Setup of old:
// axis_matmul2x2
module axis_matmul2x2(
    input                       clk             ,
    input                       rst             ,
    input                       s_axis_tvalid   ,
    input     [31 : 0]          s_axis_tdata    ,
    input                       s_axis_tlast    ,
    output                      s_axis_tready   ,
    output                      m_axis_tvalid   ,
    output    [31 : 0]          m_axis_tdata    ,
    output                      m_axis_tlast    ,
    input                       m_axis_tready   
);
    wire [3:0]  io_in_a_0;
    wire [3:0]  io_in_a_1;
    wire [3:0]  io_in_b_0;
    wire [3:0]  io_in_b_1;
    wire [15:0] io_out_c_0;
    wire [15:0] io_out_c_1;
    assign io_in_a_0 = s_axis_tdata[00+:4];
    assign io_in_a_1 = s_axis_tdata[08+:4];
    assign io_in_b_0 = s_axis_tdata[16+:4];
    assign io_in_b_1 = s_axis_tdata[24+:4];
    assign m_axis_tdata = {io_out_c_1,io_out_c_0};
    assign m_axis_tlast = m_axis_tvalid;
    top u_top(
        .clock        (clk              ),
        .reset        (rst              ),
        .io_in_valid  (s_axis_tvalid    ),
        .io_out_ready (s_axis_tready    ),
        .io_in_a_0    (io_in_a_0        ),
        .io_in_a_1    (io_in_a_1        ),
        .io_in_b_0    (io_in_b_0        ),
        .io_in_b_1    (io_in_b_1        ),
        .io_in_c_0    (16'b0            ),
        .io_in_c_1    (16'b0            ),
        .io_out_valid (m_axis_tvalid    ),
        .io_in_ready  (m_axis_tready    ),
        .io_out_c_0   (io_out_c_0       ),
        .io_out_c_1   (io_out_c_1       )
    );
endmodule
Size in the first run: about 1600 cells after synthesis, ~72 I/O pins, ~0.014 sq mm of cells after synthesis.
Settings: LEC_CHECK=0, ABC_AREA=1, CAP_MARGIN=0, CORE_MARGIN=2, CORE_UTILIZATION=72, CTS_CLUSTER_DIAMETER=99, PLACE_DENSITY=0.37, SETUP_SLACK_MARGIN=-0.34, SLEW_MARGIN=20; clock period 4.66 ns.
run.sh (not shown) runs the stock make flow with config.mk's settings and CLKGATE_MAP_FILE=.
Completing all stages was not enough for old: its layout failed the final checks because of setup timing.
Changes in new relative to old:
- an added PLACE_DENSITY_LB_ADDON of 0.0
- a deleted SETUP_SLACK_MARGIN that had been -0.34
- a deleted ABC_AREA that had been 1
- a deleted PLACE_DENSITY that had been 0.37
- a change of CAP_MARGIN from 0 to 20
- a deleted CTS_CLUSTER_DIAMETER that had been 99
- a change of the clock period (ns, I/O delays scaled along) from 4.66 to 5.76
Findings:
- Of the runs new and old, none of them finished clean.
- Although it ran to completion, new produced a layout that fails the final checks because of setup timing.
- old: all stages done; final checks FAILED (setup timing).
- Number of non-clock buffers in the layout, new and old, lower one = new.
- Summary of new over old: die size picked up an extra about 2.3%, die outline width picked up an extra 1.2%, sequential power share picked up an extra 0.4 points, global router's overall resource usage lost 3.5 points.
- The higher gate count after technology mapping of new and old is in old.
- Taking old as the reference, in new count of final setup violators down 12, via count of the first global-routing pass lower, area of the core climbed about 1.3%.


== pepper ==
axis_matmul2x2 again, from the RTL that the note above started with.
Settings: LEC_CHECK=0, ABC_AREA=1, CAP_MARGIN=20, CORE_MARGIN=2, CORE_UTILIZATION=72, CTS_CLUSTER_SIZE=97, HOLD_SLACK_MARGIN=0.29, PLACE_DENSITY_LB_ADDON=0.1, SETUP_SLACK_MARGIN=1.22, SLEW_MARGIN=20; clock period 4.13 ns.
Every stage of pepper finished as expected; the final checks, on the other hand, flagged setup timing, which means the layout fails.
Input-level comparison between maple and pepper:
Settings: ABC_AREA removed (was 1); CTS_CLUSTER_SIZE removed (was 97); HOLD_SLACK_MARGIN removed (was 0.29); SETUP_SLACK_MARGIN removed (was 1.22); PLACE_DENSITY_LB_ADDON removed (was 0.1); the clock period (ns, I/O delays scaled along) changed from 4.13 to 9.59.
Notes after the runs:
- Compare pepper and maple | slew at the pin with the worst max-slew slack higher: maple
- Hold slack of pepper is on par with maple.
- Diff pepper and maple: critical path depth higher in maple
- Setup slack in maple is larger than in pepper.
- maple vs. pepper: arrival time reported for the critical path endpoint increased 0.59 ns, leakage power summed over all cells decreased 8.4%, sequential cell area went down.
- Between pepper and maple, the detailed placer's ending HPWL is lower for maple.
- Having completed the whole flow, maple delivered a layout that passed the timing, DRC and antenna checks.
Relative to maple, the following input files were edited for fjord:
Settings: putting SETUP_SLACK_MARGIN at -0.33 where nothing was set; putting PLACE_DENSITY at 0.73 where nothing was set; swapping 9.59 for 5.51 in the clock period (ns, I/O delays scaled along).
## What came out
- [flow] fjord | stages: complete | final checks: fail | reason: setup timing
- In the reports for fjord and maple, the larger post-route clock period utilization belongs to fjord.
- Delta (fjord minus maple): upper clock frequency limit +14 MHz, count of vias placed by the detailed router +118, global routing usage on met1 +0.74 points, part of the Yosys area used for sequential elements ~0 delta.
- Comparing fjord and maple, the higher non-filler instance count after layout is on fjord.
Modified inputs, yarrow compared to fjord
Settings: CTS_CLUSTER_DIAMETER: unset -> 209; ABC_AREA: unset -> 1; SETUP_SLACK_MARGIN: -0.33 -> unset; PLACE_DENSITY: 0.73 -> unset; the clock period (ns, I/O delays scaled along): 5.51 -> 5.55.
Total track usage was lower in fjord than in yarrow.
The startpoint of the worst setup timing path comes out u_top.sa.sa_1_1.mac.mul.pp_generator.sign_com[2] in one run and u_top.sa.sa_1_0.mac.mul.pp_generator.pp_0[0] in the other, namely in fjord and yarrow respectively.
Run comparison: fjord last element of the critical path u_top.sa.sa_1_1.c_reg[15]; yarrow last element of the critical path u_top.sa.sa_1_0.c_reg[15]
Relative to fjord, the met3 layer wire length in the routed design of yarrow is higher by about 33%.
For source-to-sink clock delay at the later pin of the worst-skew pair, fjord and yarrow come out practically identical.
In yarrow, the share of the cycle needed by the critical path after routing came out 3.8 points below the value in fjord.
Compared yarrow vs fjord, and logic gate share of total power is down in yarrow.
Reported for yarrow and fjord, flop and latch count out of synthesis turned out identical to the last digit.
Diff fjord -> yarrow | count of clock buffers in the final design | up by more than a quarter
Although yarrow finished all stages, its layout failed final checks on setup timing.
Input changes introduced in cedar (baseline for comparison: yarrow):
Settings: PLACE_DENSITY_LB_ADDON now 0.01, previously not set; SETUP_SLACK_MARGIN now 1.29, previously not set; the clock period (ns, I/O delays scaled along) now 4.59, was 5.55.
Results
- Compared with yarrow, cedar shows a area added between synthesis and finish that is 0.82 points higher.
- Between yarrow and cedar, the difference in number of core rows is negligible.
- cedar reports a higher via count than yarrow does.
- Total power of cedar is higher than that of yarrow.
- Ran to the end and failed final checks on setup timing: cedar.
- In yarrow the implementation completed, yet the final layout does not meet the checks, the culprit being setup timing.
- Measured against each other, yarrow and cedar differ in count of nets after finishing, the lower figure coming from yarrow.
- Comparing quantity of gates resized following cts for yarrow and cedar, the bigger number came from cedar.
No activity file was given, so power comes from the tool's default toggle rates.
